## apb_uart
module apb_uart #(
    parameter SYSTEM_FREQUENCY = 50_000_000,
    parameter SAMPLING_RATE = 16
)(
    input pclk,  
    input preset_n,  
    input psel,
    input penable,
    input pwrite,
    input[11:0] paddr,
    input[3:0] pstrb,
    input[31:0] pwdata,
    output pready,
    output pslverr,
    output[31:0] prdata,
    output irq,
    output logic baud_o,
    output logic tick_rx, 
    input cts_n,
    input rx,
    output tx,
    output rts_n
);
clock: 20.0 ns
lec_check: 0
abc_area: 1
cap_margin: 20
cell_pad_in_sites_detail_placement: 1
cell_pad_in_sites_global_placement: 3
core_margin: 7
core_utilization: 64
cts_cluster_size: 18
gpl_routability_driven: 0
min_routing_layer: met2
setup_slack_margin: 5.0
slew_margin: 20
run.sh (not shown) runs the stock make flow with config.mk's settings and CLKGATE_MAP_FILE=.
The baseline stopped in global placement without I/O (GPL-0301).
==> next run, changes <==
==> flow/config.mk (replaced) <==
export PLATFORM = sky130hd
export DESIGN_NAME = apb_uart
export DESIGN_NICKNAME = apb_uart
export VERILOG_FILES = /design/flow/design.v
export SDC_FILE = /design/flow/constraint.sdc
export NUM_CORES = 4
export LEC_CHECK = 0
export CAP_MARGIN = 5
export CORE_ASPECT_RATIO = 0.8
export CORE_MARGIN = 9
export CORE_UTILIZATION = 40
export SETUP_SLACK_MARGIN = 3.31
export SLEW_MARGIN = 20
Now the flow passed the timing, design-rule and antenna checks.
Synthesized cell count went down by about a fifth.
Area after synthesis drops by a few percent.
Die size came out higher by well over a third.
==> next run, changes <==
==> flow/config.mk (replaced) <==
export PLATFORM = sky130hd
export DESIGN_NAME = apb_uart
export DESIGN_NICKNAME = apb_uart
export VERILOG_FILES = /design/flow/design.v
export SDC_FILE = /design/flow/constraint.sdc
export NUM_CORES = 4
export LEC_CHECK = 0
export CAP_MARGIN = 20
export CELL_PAD_IN_SITES_DETAIL_PLACEMENT = 1
export CELL_PAD_IN_SITES_GLOBAL_PLACEMENT = 3
export CORE_MARGIN = 7
export CORE_UTILIZATION = 64
export CTS_CLUSTER_SIZE = 18
export GPL_ROUTABILITY_DRIVEN = 0
export MIN_ROUTING_LAYER = met2
export SETUP_SLACK_MARGIN = 5.0
export SLEW_MARGIN = 25
Result: The changed run failed in global placement without I/O. Synthesized area is unchanged. Synthesized cell count is unchanged. Die size is lower by about 38%.
==> next run, changes <==
==> flow/config.mk (replaced) <==
export PLATFORM = sky130hd
export DESIGN_NAME = apb_uart
export DESIGN_NICKNAME = apb_uart
export VERILOG_FILES = /design/flow/design.v
export SDC_FILE = /design/flow/constraint.sdc
export NUM_CORES = 4
export LEC_CHECK = 0
export CAP_MARGIN = 20
export CORE_MARGIN = 7
export CORE_UTILIZATION = 40
export SETUP_SLACK_MARGIN = 3.31
export SLEW_MARGIN = 20
With this change the flow completed without violations.
Synthesized cell count is unchanged.
Area after synthesis does not change.
Die area goes up by 56%.
==> next run, changes <==
--- a/flow/config.mk
+++ b/flow/config.mk
@@ -8,4 +8,11 @@
-export CAP_MARGIN = 20
-export CORE_MARGIN = 7
-export CORE_UTILIZATION = 40
-export SETUP_SLACK_MARGIN = 3.31
+export ABC_AREA = 1
+export CAP_MARGIN = 5
+export CELL_PAD_IN_SITES_DETAIL_PLACEMENT = 2
+export CELL_PAD_IN_SITES_GLOBAL_PLACEMENT = 1
+export CORE_ASPECT_RATIO = 1.74
+export CORE_MARGIN = 2
+export CORE_UTILIZATION = 53
+export CTS_CLUSTER_SIZE = 10
+export GPL_TIMING_DRIVEN = 1
+export MIN_ROUTING_LAYER = met2
+export SETUP_SLACK_MARGIN = 5.0
=> The changed run died in detailed placement with DPL-0033; die size fell by a quarter to a third; synthesized area rose by a few percent; synthesized cell count rose by a quarter to a third.

* * *

job 4045:
apb_uart again, from the RTL that the note above started with.
Settings: LEC_CHECK=0, CAP_MARGIN=20, CELL_PAD_IN_SITES_DETAIL_PLACEMENT=2, CELL_PAD_IN_SITES_GLOBAL_PLACEMENT=3, CORE_MARGIN=7, CORE_UTILIZATION=64, CTS_CLUSTER_SIZE=18, MIN_ROUTING_LAYER=met2, SETUP_SLACK_MARGIN=5.0, SLEW_MARGIN=25; clock period 20.0 ns.
Job 4045: it failed with a tool error in global placement without I/O (3_1_place_gp_skip_io), so there are no final results.
diff inputs: job 4045 => job 6923
- a change of CELL_PAD_IN_SITES_GLOBAL_PLACEMENT from 3 to 1
- an added ABC_AREA of 1
- an added GPL_ROUTABILITY_DRIVEN of 0
- a change of SLEW_MARGIN from 25 to 0
- a change of CELL_PAD_IN_SITES_DETAIL_PLACEMENT from 2 to 1
[summary]
Relative to job 4045, the average cell area after synthesis measured on job 6923 has decreased by more than 10%.
In the flow results for job 4045 and job 6923, the die area is smaller on job 4045.
Job 4045 did not finish: a tool error stopped it during global placement without I/O (3_1_place_gp_skip_io).
Job 6923: it failed with a tool error in clock tree synthesis (4_1_cts), so there are no final results.
Placeable core area for job 6923: about 2.4% up relative to job 4045
Across both runs, Yosys chip area was higher for job 6923 than for job 4045.
Changes in job 9479 relative to job 6923:
- changing CAP_MARGIN from 20 to 5
- setting CORE_ASPECT_RATIO to 1.74 for the first time
- changing CTS_CLUSTER_SIZE from 18 to 10
- changing CELL_PAD_IN_SITES_DETAIL_PLACEMENT from 1 to 2
- changing CORE_MARGIN from 7 to 2
- changing CORE_UTILIZATION from 64 to 67
- setting CTS_CLUSTER_DIAMETER to 24 for the first time
- setting PLACE_DENSITY_LB_ADDON to 0.16 for the first time
- changing SLEW_MARGIN from 0 to 20
- setting GPL_TIMING_DRIVEN to 1 for the first time
- removing GPL_ROUTABILITY_DRIVEN (formerly 0)
### Flow results
- Job 9479 did not make it past global placement without I/O (3_1_place_gp_skip_io), where a tool error ended it.
- Floorplan-stage core utilization ends up higher on job 9479.
- There was hardly any difference in async set or reset register ratio after synthesis between job 9479 and job 6923.
- Compared job 6923 against job 9479; number of unique standard cell types used by synthesis within noise.
- From job 6923 to job 9479, synthesized area per cell did not move at all.
- On die size, the higher figure sits with job 6923, not job 9479.
What job 399 does differently from job 9479 at the input level:
- a deleted CORE_ASPECT_RATIO that had been 1.74
- a deleted CTS_CLUSTER_DIAMETER that had been 24
- a change of CELL_PAD_IN_SITES_GLOBAL_PLACEMENT from 1 to 3
- a deleted ABC_AREA that had been 1
- a deleted PLACE_DENSITY_LB_ADDON that had been 0.16
- a change of CORE_UTILIZATION from 67 to 58
- a change of CORE_MARGIN from 2 to 7
- a change of CAP_MARGIN from 5 to 20
- a change of CTS_CLUSTER_SIZE from 10 to 60
- a deleted GPL_TIMING_DRIVEN that had been 1
## What came out
Job 399 did not run to completion, as it errored out during global placement without I/O (3_1_place_gp_skip_io).
Area fraction in and, or, nand and nor cells delta for job 399 relative to job 9479: 1.3 points lower
Number of unique standard cell types used by synthesis ended up 27 higher on job 399 than on job 9479.
Job 399 against job 9479: die extent in x rose 79 µm; post-synthesis instance total went down; die area rose 22%; post-synth design cell area fell by about 2%; chip area in the Yosys report went down 2.1%.
Job 399 reports a higher placeable core region than job 9479 does.
Relative to job 399, the following input files were edited for job 5399:
- changing CORE_MARGIN from 7 to 5
- removing SETUP_SLACK_MARGIN (formerly 5.0)
==> comparison <==
~same area inside the core boundary in job 399 and job 5399. Re synthesized instance count: no difference whatsoever between job 399 and job 5399. Re number of flip-flops and latches in the synthesized netlist: no difference whatsoever between job 399 and job 5399. Core utilization at floorplan of job 5399 is on par with job 399. Job 5399: GPL-0301 in global placement without I/O (3_1_place_gp_skip_io) -> run aborted.
## Diff of input files: job 4548 against job 5399
- MIN_ROUTING_LAYER: met2 -> unset
- CAP_MARGIN: 20 -> 5
- CORE_UTILIZATION: 58 -> 43
- ABC_AREA: unset -> 1
- GPL_TIMING_DRIVEN: unset -> 1
- CTS_CLUSTER_SIZE: 60 -> 10
- SETUP_SLACK_MARGIN: unset -> 5.0
- CELL_PAD_IN_SITES_GLOBAL_PLACEMENT: 3 -> unset
- CORE_ASPECT_RATIO: unset -> 1.74
- CORE_MARGIN: 5 -> 2
[summary]
[job 4548 vs job 5399] width of the chip: lower in job 4548. [compare] base=job 5399 new=job 4548: post-synthesis sequential element count comparable; die area now larger; count of cell types in the netlist now smaller. Per the comparison of job 4548 with job 5399, number of standard cells reported by yosys grew by 815; synthesized area grew by about 2.1%. Job 4548 closes out successfully: all stages finished, all timing, DRC and antenna checks passed. For synthesized cell count, dividing the value from job 4548 by the value from job 5399 gives 1.3. Job 4548 against job 5399: chip area from the yosys synthesis statistics up 2.1%; net count of the mapped netlist up 815; async set-or-reset flop fraction in the synthesized netlist flat.
